## build 70
## cu_engine
module cu_engine (
    input  clk, nrst,
    input  [71:0] filter, 
    input  [23:0] data_in,
    input  [ 8:0] pe_en_ctrl,
    output [15:0] pe_out
);
Size in the first run: about 2900 cells after synthesis, roughly 120 I/O pins, about 27000 sq um of cells after synthesis.
clock: 2.13 ns
lec_check: 0
cap_margin: 20
cell_pad_in_sites_detail_placement: 0
cell_pad_in_sites_global_placement: 0
core_aspect_ratio: 0.91
core_margin: 2
core_utilization: 60
cts_cluster_size: 49
gpl_routability_driven: 0
gpl_timing_driven: 1
max_routing_layer: met5
min_routing_layer: met1
slew_margin: 20
run.sh (not shown) runs the stock make flow with config.mk's settings and CLKGATE_MAP_FILE=.
Build 70 completed end to end; final checks failed (setup timing).
Setup changes, build 70 to build 66
==> flow/config.mk <==
export PLATFORM = sky130hd
export DESIGN_NAME = cu_engine
export DESIGN_NICKNAME = cu_engine
export VERILOG_FILES = /design/flow/design.v
export SDC_FILE = /design/flow/constraint.sdc
export NUM_CORES = 4
export LEC_CHECK = 0
export CAP_MARGIN = 20
export CORE_MARGIN = 2
export CORE_UTILIZATION = 66
export SLEW_MARGIN = 20
==> flow/constraint.sdc <==
create_clock -name core_clock -period 5.08 [get_ports {clk}]
set_input_delay 1.0160 -clock core_clock [delete_from_list [all_inputs] [get_ports {clk}]]
set_output_delay 1.0160 -clock core_clock [all_outputs]
set_load 0.01 [all_outputs]
## What came out
Final checks on build 66, whose flow otherwise completed, came back failing, citing setup timing.
Build 66 against build 70: number of diodes increased 2; first-iteration DRC count dropped about 6%; number of setup violations in the final report lower.
Taking build 66 as 1.0, build 70 lands at 2.6 on combinational power.
Average routed wire per standard cell in build 66 is 7.3% below build 70.
When build 66 is measured against build 70, its buffering overhead turns out 4.8 points lower.
Worst-case setup margin in the final layout in build 66 is 2.35 ns higher than in build 70
Higher internal cell power goes to build 70 over build 66.
Cmp build 66 vs build 70: worst setup slack before clock tree synthesis higher in build 66
Here is what was changed in the inputs of build 31 compared with build 66.
-- flow/config.mk --
<<< build 66, line 9
export CORE_MARGIN = 2
export CORE_UTILIZATION = 66
export SLEW_MARGIN = 20
>>> build 31, line 9
export CORE_MARGIN = 2
export CORE_UTILIZATION = 40
export SLEW_MARGIN = 20
==> flow/constraint.sdc <==
create_clock -name core_clock -period 6.07 [get_ports {clk}]
set_input_delay 1.2140 -clock core_clock [delete_from_list [all_inputs] [get_ports {clk}]]
set_output_delay 1.2140 -clock core_clock [all_outputs]
set_load 0.01 [all_outputs]
Findings:
Build 31 vs. build 66: final weighted congestion of routability-driven global placement went down by about 10%. Build 66 → build 31: worst slack on hold paths fell by 0.0057 ns; aggregate negative setup slack rose by 5.14 ns; final count of pins violating max slew stayed essentially flat; post-layout worst setup margin rose by 0.81 ns. In the reports for build 31 and build 66, the larger cell count belongs to build 31. Build 31 finished all stages; the layout is clean. Re area figure in the yosys stat output: no difference whatsoever between build 31 and build 66. From build 66 to build 31 the numbers moved as follows: sequential share of layout area picked up an extra 0.70 points; worst clock skew on the final layout neither gained nor lost much; utilization lost 34 points.
Here is what was changed in the inputs of build 89 compared with build 31.
-- flow/config.mk --
<<< build 31, line 7
export LEC_CHECK = 0
export CAP_MARGIN = 20
export CORE_MARGIN = 2
export CORE_UTILIZATION = 40
export SLEW_MARGIN = 20
>>> build 89, line 7
export LEC_CHECK = 0
export ABC_AREA = 1
export CAP_MARGIN = 20
export CORE_MARGIN = 2
export CORE_UTILIZATION = 68
export PLACE_DENSITY = 0.36
export SLEW_MARGIN = 20
==> flow/constraint.sdc <==
create_clock -name core_clock -period 6.8 [get_ports {clk}]
set_input_delay 1.3600 -clock core_clock [delete_from_list [all_inputs] [get_ports {clk}]]
set_output_delay 1.3600 -clock core_clock [all_outputs]
set_load 0.01 [all_outputs]
==> comparison <==
Lower register-to-register slack among build 31 and build 89: build 31
The path depth of the worst reg2reg path reported for build 89 is greater than that of build 31 by 2.
The multi-input logic area of build 89 falls short of that of build 31 by about 6.5%.
Final core utilization came out higher on build 89 than on build 31.
Build 89 against build 31; overall power of the completed layout is down by a few percent.
Build 89 vs build 31: cell area up
Power and IR drop assume default switching activity.
